## fjord
## cordic_magphase
module cordic_magphase #(
    parameter integer INPUT_WIDTH      = 16,
    parameter integer INT_WIDTH        = 32,
    parameter integer ITERATIONS       = 32,
    parameter integer GAIN_FRAC_BITS   = 28,
    parameter integer OUTPUT_FRAC_BITS = 14
) (
    input  wire                          clk,
    input  wire                          rst_n,
    input  wire                          start,
    input  wire signed [INPUT_WIDTH-1:0] x_in,
    input  wire signed [INPUT_WIDTH-1:0] y_in,
    output reg                           busy,
    output reg                           done,
    output reg  signed [INT_WIDTH-1:0]   magnitude,
    output reg  signed [INT_WIDTH-1:0]   phase
);
    localparam IDLE         = 2'd0;
    localparam ITERATE      = 2'd1;
    localparam POST_PROCESS = 2'd2;
    localparam DONE_STATE   = 2'd3;
    reg [1:0] state, state_next;
    reg signed [INT_WIDTH-1:0] x_reg, y_reg, x_next, y_next;
  ...
Settings: LEC_CHECK=0, CAP_MARGIN=20, CELL_PAD_IN_SITES_DETAIL_PLACEMENT=0, CELL_PAD_IN_SITES_GLOBAL_PLACEMENT=0, CORE_ASPECT_RATIO=0.85, CORE_MARGIN=2, CORE_UTILIZATION=71, CTS_CLUSTER_DIAMETER=36, CTS_CLUSTER_SIZE=50, PLACE_DENSITY=0.35, SLEW_MARGIN=20; clock period 7.16 ns.
run.sh (not shown) runs the stock make flow with config.mk's settings and CLKGATE_MAP_FILE=.
Status(fjord) = ERROR, stage = global routing (5_1_grt)
Input changes introduced in maple (baseline for comparison: fjord):
# fjord
export LEC_CHECK = 0
export CAP_MARGIN = 20
export CELL_PAD_IN_SITES_DETAIL_PLACEMENT = 0
export CELL_PAD_IN_SITES_GLOBAL_PLACEMENT = 0
export CORE_ASPECT_RATIO = 0.85
export CORE_MARGIN = 2
export CORE_UTILIZATION = 71
export CTS_CLUSTER_DIAMETER = 36
export CTS_CLUSTER_SIZE = 50
export PLACE_DENSITY = 0.35
export SLEW_MARGIN = 20
create_clock -name core_clock -period 7.16 [get_ports {clk}]
# maple
export LEC_CHECK = 0
export CAP_MARGIN = 20
export CORE_MARGIN = 2
export CORE_UTILIZATION = 40
export SLEW_MARGIN = 20
create_clock -name core_clock -period 10.7 [get_ports {clk}]
The final layout from maple, which completed every stage, passed the timing, DRC and antenna checks at the end of the flow.
Against fjord, global placement routability congestion in maple fell by more than 10%.
Of maple and fjord, fjord shows the lower row count, with maple above it.
Compared to fjord, maple was floorplanned on a bigger die.
Input-level comparison between juniper and maple:
# maple
export LEC_CHECK = 0
export CAP_MARGIN = 20
export CORE_MARGIN = 2
export CORE_UTILIZATION = 40
export SLEW_MARGIN = 20
create_clock -name core_clock -period 10.7 [get_ports {clk}]
# juniper
export LEC_CHECK = 0
export CAP_MARGIN = 20
export CORE_MARGIN = 2
export CORE_UTILIZATION = 71
export MAX_ROUTING_LAYER = met4
export PLACE_DENSITY_LB_ADDON = 0.01
export SLEW_MARGIN = 30
create_clock -name core_clock -period 7.05 [get_ports {clk}]
[summary]
Completing all stages was not enough for juniper: its layout failed the final checks because of capacitance limit, slew limit, setup timing. The diode insertion count for antenna repair in juniper sits 5 above the value recorded for maple. Compared with maple, total stage count of the critical path in juniper decreased by a few percent. Worst hold slack: juniper lower than maple. Of juniper and maple, the run reporting the higher final worst-path setup slack was maple.
The following lists how zinc was set up differently from juniper:
# juniper
export LEC_CHECK = 0
export CAP_MARGIN = 20
export CORE_MARGIN = 2
export CORE_UTILIZATION = 71
export MAX_ROUTING_LAYER = met4
export PLACE_DENSITY_LB_ADDON = 0.01
export SLEW_MARGIN = 30
create_clock -name core_clock -period 7.05 [get_ports {clk}]
# zinc
export LEC_CHECK = 0
export CAP_MARGIN = 20
export CORE_MARGIN = 2
export CORE_UTILIZATION = 65
export SETUP_SLACK_MARGIN = 0.93
export SLEW_MARGIN = 20
create_clock -name core_clock -period 7.47 [get_ports {clk}]
--- outcome ---
juniper completed end to end; final checks failed (capacitance limit, slew limit, setup timing).
STATUS run=zinc STAGES=ALL_DONE FINAL_CHECKS=FAILED CAUSE=setup timing
Portion of the layout cell area used by non-clock buffers (zinc over juniper): decrease, 2.7 points
First-pass GRT wire length on zinc is up relative to juniper.
juniper ended up with iter_cnt[1] as its launch point of the critical path; zinc ended up with x_reg[18].
In zinc, the minimum setup slack after placement came out 250 ps above the value in juniper.
Final critical delay including setup and external delays sits lower in zinc than in juniper.
Area taken by flip-flops and latches, zinc and juniper, higher one = zinc.
juniper → zinc: total wirelength of the detailed-routed design up about 0.56%, count of clock-buffer cells in the layout level.

========
The RTL this note starts from:
==> flow/design.v <==
module cordic_magphase #(
    parameter integer INPUT_WIDTH      = 16,
    parameter integer INT_WIDTH        = 32,
    parameter integer ITERATIONS       = 32,
    parameter integer GAIN_FRAC_BITS   = 28,
    parameter integer OUTPUT_FRAC_BITS = 14
) (
    input  wire                          clk,
    input  wire                          rst_n,
    input  wire                          start,
    input  wire signed [INPUT_WIDTH-1:0] x_in,
    input  wire signed [INPUT_WIDTH-1:0] y_in,
    output reg                           busy,
    output reg                           done,
    output reg  signed [INT_WIDTH-1:0]   magnitude,
    output reg  signed [INT_WIDTH-1:0]   phase
);
    localparam IDLE         = 2'd0;
    localparam ITERATE      = 2'd1;
    localparam POST_PROCESS = 2'd2;
    localparam DONE_STATE   = 2'd3;
    reg [1:0] state, state_next;
    reg signed [INT_WIDTH-1:0] x_reg, y_reg, x_next, y_next;
    reg signed [INT_WIDTH-1:0] z_reg, z_next;
    reg [5:0]                  iter_cnt, iter_cnt_next;
    reg signed [1:0] pi_correction, pi_correction_next;  
    localparam [31:0] PI_CONST32    = 32'h3243F6A8;  
    localparam [31:0] TWOPI_CONST32 = 32'h6487ED51;  
    localparam [31:0] K_INV32       = 32'd162600000;
    localparam signed [INT_WIDTH-1:0] PI_CONST    = {{(INT_WIDTH-32){PI_CONST32[31]}}, PI_CONST32};
    localparam signed [INT_WIDTH-1:0] TWOPI_CONST = {{(INT_WIDTH-32){TWOPI_CONST32[31]}}, TWOPI_CONST32};
    localparam signed [INT_WIDTH-1:0] K_INV       = {{(INT_WIDTH-32){K_INV32[31]}}, K_INV32};
    function signed [31:0] atan_lut;
        input [4:0] idx;
        begin
            case (idx)
                4'd0:  atan_lut = 32'sh0C90FDAA;
                4'd1:  atan_lut = 32'sh076B19C1;
                4'd2:  atan_lut = 32'sh03EB6EBF;
                4'd3:  atan_lut = 32'sh01FD5BA9;
                4'd4:  atan_lut = 32'sh00FFAAE0;
                4'd5:  atan_lut = 32'sh007FF55B;
                4'd6:  atan_lut = 32'sh003FFEA8;
                4'd7:  atan_lut = 32'sh001FFFDA;
                4'd8:  atan_lut = 32'sh000FFFEF;
                4'd9:  atan_lut = 32'sh0007FFFF;
                4'd10: atan_lut = 32'sh0003FFFF;
                4'd11: atan_lut = 32'sh0001FFFF;
                4'd12: atan_lut = 32'sh0000FFFF;
                4'd13: atan_lut = 32'sh00007FFF;
                4'd14: atan_lut = 32'sh00003FFF;
                4'd15: atan_lut = 32'sh00001FFF;  
                5'd16: atan_lut = 32'sh00000FFF;  
                5'd17: atan_lut = 32'sh000007FF;  
                5'd18: atan_lut = 32'sh000003FF;  
                5'd19: atan_lut = 32'sh000001FF;  
                5'd20: atan_lut = 32'sh000000FF;  
                5'd21: atan_lut = 32'sh0000007F;  
                5'd22: atan_lut = 32'sh0000003F;  
                5'd23: atan_lut = 32'sh0000001F;  
                5'd24: atan_lut = 32'sh0000000F;  
                5'd25: atan_lut = 32'sh00000007;  
                5'd26: atan_lut = 32'sh00000003;  
                5'd27: atan_lut = 32'sh00000001;  
                default: atan_lut = 32'sh00000000;  
            endcase
        end
    endfunction
    wire signed [47:0] mag_prod = x_reg * K_INV;  
    wire signed [INT_WIDTH-1:0] mag_corr = mag_prod >>> GAIN_FRAC_BITS;
    reg  signed [INT_WIDTH-1:0] phase_tmp;
    always @(posedge clk or negedge rst_n) begin
        if (!rst_n) begin
            state     <= IDLE;
            busy      <= 1'b0;
            done      <= 1'b0;
            x_reg     <= 0;
            y_reg     <= 0;
            z_reg     <= 0;
            iter_cnt  <= 0;
            magnitude <= 0;
            phase     <= 0;
            pi_correction <= 2'sd0;
        end else begin
            state    <= state_next;
            x_reg    <= x_next;
            y_reg    <= y_next;
            z_reg    <= z_next;
            iter_cnt <= iter_cnt_next;
            pi_correction <= pi_correction_next;
            busy     <= (state_next != IDLE) && (state_next != DONE_STATE);
            done     <= (state_next == DONE_STATE);
            if (state_next == DONE_STATE) begin
                magnitude <= ((mag_corr < 0) ? -mag_corr : mag_corr) << OUTPUT_FRAC_BITS;
                case (pi_correction)
                    -2'sd1: phase_tmp = z_next - PI_CONST;
                    2'sd0:  phase_tmp = z_next;
                    default: phase_tmp = z_next + PI_CONST;
                endcase
                if (phase_tmp > PI_CONST)
                    phase_tmp = phase_tmp - TWOPI_CONST;
                else if (phase_tmp < -PI_CONST)
                    phase_tmp = phase_tmp + TWOPI_CONST;
                phase <= phase_tmp;
            end
        end
    end
    always @* begin
        state_next          = state;
        x_next              = x_reg;
        y_next              = y_reg;
        z_next              = z_reg;
        iter_cnt_next       = iter_cnt;
        pi_correction_next  = pi_correction;
        case (state)
            IDLE, DONE_STATE: begin
                if (start) begin
                    x_next = {{(INT_WIDTH-INPUT_WIDTH){x_in[INPUT_WIDTH-1]}}, x_in};
                    y_next = {{(INT_WIDTH-INPUT_WIDTH){y_in[INPUT_WIDTH-1]}}, y_in};
                    if (x_next < 0) begin
                        x_next = -x_next;
                        y_next = -y_next;
                        pi_correction_next = (y_next >= 0) ? 2'sd1 : -2'sd1;
                    end else begin
                        pi_correction_next = 2'sd0;
                    end
                    z_next        = 0;
                    iter_cnt_next = 0;
                    state_next    = ITERATE;
                end else begin
                    state_next    = IDLE;
                end
            end
            ITERATE: begin
                if (iter_cnt < ITERATIONS) begin
                    if (y_reg >= 0) begin
                        x_next = x_reg + (y_reg >>> iter_cnt);
                        y_next = y_reg - (x_reg >>> iter_cnt);
                        z_next = z_reg + atan_lut(iter_cnt[4:0]);
                    end else begin
                        x_next = x_reg - (y_reg >>> iter_cnt);
                        y_next = y_reg + (x_reg >>> iter_cnt);
                        z_next = z_reg - atan_lut(iter_cnt[4:0]);
                    end
                    iter_cnt_next = iter_cnt + 1'b1;
                    if (iter_cnt == ITERATIONS-1)
                        state_next = POST_PROCESS;
                end else begin
                    state_next = POST_PROCESS;
                end
            end
            POST_PROCESS: begin
                state_next = DONE_STATE;
            end
            default: state_next = IDLE;
        endcase
    end
endmodule
clock: 6.44 ns
lec_check: 0
abc_area: 1
cap_margin: 0
cell_pad_in_sites_detail_placement: 2
cell_pad_in_sites_global_placement: 0
core_aspect_ratio: 0.73
core_margin: 10
core_utilization: 71
cts_cluster_diameter: 112
max_routing_layer: met5
min_routing_layer: met2
place_density_lb_addon: 0.11
setup_slack_margin: 0.49
slew_margin: 20
tns_end_percent: 80
The starting point aborted during detailed placement.
Rerun with:
Settings changed: ABC_AREA 1 to 0, CAP_MARGIN 0 to 20, CELL_PAD_IN_SITES_DETAIL_PLACEMENT 2 to 1, CELL_PAD_IN_SITES_GLOBAL_PLACEMENT 0 to 3, CTS_CLUSTER_DIAMETER 112 to 367, MIN_ROUTING_LAYER met2 to met1.
Now the flow died in global placement without I/O, error FLW-0024.
Synthesized cell count drops by a quarter to a third.
Area after synthesis drops by a little under a tenth.
Die size drops by a little under a tenth.

========
## v6
RTL: the design.v shown in full above, as it stands there.
Settings: LEC_CHECK=0, CAP_MARGIN=20, CELL_PAD_IN_SITES_GLOBAL_PLACEMENT=3, CORE_MARGIN=2, CORE_UTILIZATION=40, CTS_CLUSTER_SIZE=88, MAX_ROUTING_LAYER=met4, SLEW_MARGIN=20; clock period 20.0 ns.
v6 finished end to end and its layout was clean on timing, DRC and antenna.
Input-level comparison between v7 and v6:
- a deleted MAX_ROUTING_LAYER that had been met4
- a change of CTS_CLUSTER_SIZE from 88 to 100
- an added ABC_AREA of 0
- an added TNS_END_PERCENT of 20
- a change of CELL_PAD_IN_SITES_GLOBAL_PLACEMENT from 3 to 1
- an added CTS_CLUSTER_DIAMETER of 100
- an added PLACE_DENSITY_LB_ADDON of 0.29
- Looking at worst-path cell with the longest stage delay, the sky130_fd_sc_hd__a2111oi_0 result is from v7; the sky130_fd_sc_hd__clkdlybuf4s50_1 one comes from v6.
- v6 -> v7: floorplan die area delta 0, exact match
- Lower initial antenna violation count among v6 and v7: v6
- Comparing v7 with v6, the met3 demand-to-capacity share in global routing came out essentially unchanged.
- v7 vs. v6: sequential share of layout area was more or less identical, share of synthesized registers carrying an async set or reset shows no meaningful change, number of clock buffers in the layout moved down.

========
== try-indigo ==
Starts from the design.v that is shown in full above.
export LEC_CHECK = 0
export ABC_AREA = 0
export CAP_MARGIN = 20
export CELL_PAD_IN_SITES_GLOBAL_PLACEMENT = 1
export CORE_MARGIN = 2
export CORE_UTILIZATION = 40
export CTS_CLUSTER_DIAMETER = 270
export CTS_CLUSTER_SIZE = 100
export GPL_ROUTABILITY_DRIVEN = 0
export HOLD_SLACK_MARGIN = 0.27
export PLACE_DENSITY_LB_ADDON = 0.29
export SLEW_MARGIN = 20
export TNS_END_PERCENT = 20
create_clock -name core_clock -period 20.0 [get_ports {clk}]
Changes in try-violet relative to try-indigo:
-- flow/config.mk --
<<< try-indigo, line 11
export CORE_MARGIN = 2
export CORE_UTILIZATION = 40
export CTS_CLUSTER_DIAMETER = 270
export CTS_CLUSTER_SIZE = 100
export GPL_ROUTABILITY_DRIVEN = 0
export HOLD_SLACK_MARGIN = 0.27
export PLACE_DENSITY_LB_ADDON = 0.29
export SLEW_MARGIN = 20
export TNS_END_PERCENT = 20
>>> try-violet, line 11
export CORE_MARGIN = 2
export CORE_UTILIZATION = 40
export CTS_CLUSTER_DIAMETER = 395
export CTS_CLUSTER_SIZE = 100
export GPL_ROUTABILITY_DRIVEN = 0
export PLACE_DENSITY_LB_ADDON = 0.29
export SLEW_MARGIN = 0
export TNS_END_PERCENT = 20
Findings:
From try-indigo to try-violet, routed via count did not move at all. Hold slack across try-indigo and try-violet: no real change. ~same final period demand of the worst path in try-indigo and try-violet. Diff try-violet..try-indigo | placed instance count | unchanged. try-violet -> try-indigo: floorplan die area delta 0, exact match. Fmax: try-indigo vs try-violet, no meaningful difference. Any difference in register area between try-indigo and try-violet is small enough to ignore. Share of the clock period used by the worst path after layout essentially unchanged between try-violet and try-indigo.
[inputs] try-willow vs try-violet
==> flow/config.mk <==
export PLATFORM = sky130hd
export DESIGN_NAME = cordic_magphase
export DESIGN_NICKNAME = cordic_magphase
export VERILOG_FILES = /design/flow/design.v
export SDC_FILE = /design/flow/constraint.sdc
export NUM_CORES = 4
export LEC_CHECK = 0
export CAP_MARGIN = 20
export CELL_PAD_IN_SITES_GLOBAL_PLACEMENT = 3
export CORE_MARGIN = 2
export CORE_UTILIZATION = 40
export CTS_CLUSTER_SIZE = 88
export HOLD_SLACK_MARGIN = 0.02
export MAX_ROUTING_LAYER = met4
export PLACE_DENSITY_LB_ADDON = 0.13
export SLEW_MARGIN = 5
[summary]
- Global-route usage in try-willow is 3.6 points higher than in try-violet
- Of try-willow and try-violet, it is try-willow that has the higher share of the cycle needed by the critical path after routing.
- try-willow has via count of the first global-routing pass above what try-violet had.
- Summary of try-willow over try-violet: design area did not really move; worst-case register-to-register setup slack went down.
- The non-clock buffer count number comes out lower for try-violet vs try-willow.
- Wire length went up by more than 10% going from try-violet to try-willow.
- Every run in the comparison, try-violet and try-willow, completed the flow with a clean layout.
What try-amber does differently from try-willow at the input level:
==> flow/config.mk <==
export PLATFORM = sky130hd
export DESIGN_NAME = cordic_magphase
export DESIGN_NICKNAME = cordic_magphase
export VERILOG_FILES = /design/flow/design.v
export SDC_FILE = /design/flow/constraint.sdc
export NUM_CORES = 4
export LEC_CHECK = 0
export CAP_MARGIN = 5
export CORE_MARGIN = 2
export CORE_UTILIZATION = 40
export MAX_ROUTING_LAYER = met4
export SETUP_SLACK_MARGIN = 3.97
export SLEW_MARGIN = 20
export TNS_END_PERCENT = 30
--- outcome ---
try-amber and try-willow ended up with nearly the same clock skew. Against try-willow, try-amber comes in 0.31 points higher on part of the cycle the worst path needs. Sequential share of layout area delta (try-willow -> try-amber): insignificant. Filler cell count: try-willow vs try-amber — no meaningful difference. Maximum clock rate in try-amber is about 0.6% lower than in try-willow. On non-clock inverter count in the final layout, try-amber and try-willow are neck and neck. try-amber ended with less routed metal-1 wire length than try-willow. Diff try-amber..try-willow | fraction of area in clock buffers and inverters | negligible. Every stage of the flow completed for try-amber, and the final layout passed the timing, DRC and antenna checks. [compare] base=try-willow new=try-amber: required arrival time at the worst endpoint has decreased, design area has remained practically unchanged, utilization has remained practically unchanged.
#### Input delta (try-raven over try-amber)
==> flow/config.mk <==
export PLATFORM = sky130hd
export DESIGN_NAME = cordic_magphase
export DESIGN_NICKNAME = cordic_magphase
export VERILOG_FILES = /design/flow/design.v
export SDC_FILE = /design/flow/constraint.sdc
export NUM_CORES = 4
export LEC_CHECK = 0
export ABC_AREA = 0
export CAP_MARGIN = 20
export CELL_PAD_IN_SITES_GLOBAL_PLACEMENT = 1
export CORE_MARGIN = 2
export CORE_UTILIZATION = 64
export CTS_CLUSTER_DIAMETER = 361
export CTS_CLUSTER_SIZE = 100
export GPL_ROUTABILITY_DRIVEN = 0
export PLACE_DENSITY_LB_ADDON = 0.29
export SLEW_MARGIN = 20
export TNS_END_PERCENT = 20
Results
For the non-filler instance count after layout, try-raven came in about 8% lower than try-amber did. Per the comparison of try-raven with try-amber, wire length of the first global-routing pass moved down; final setup slack of the worst path saw a decrease.
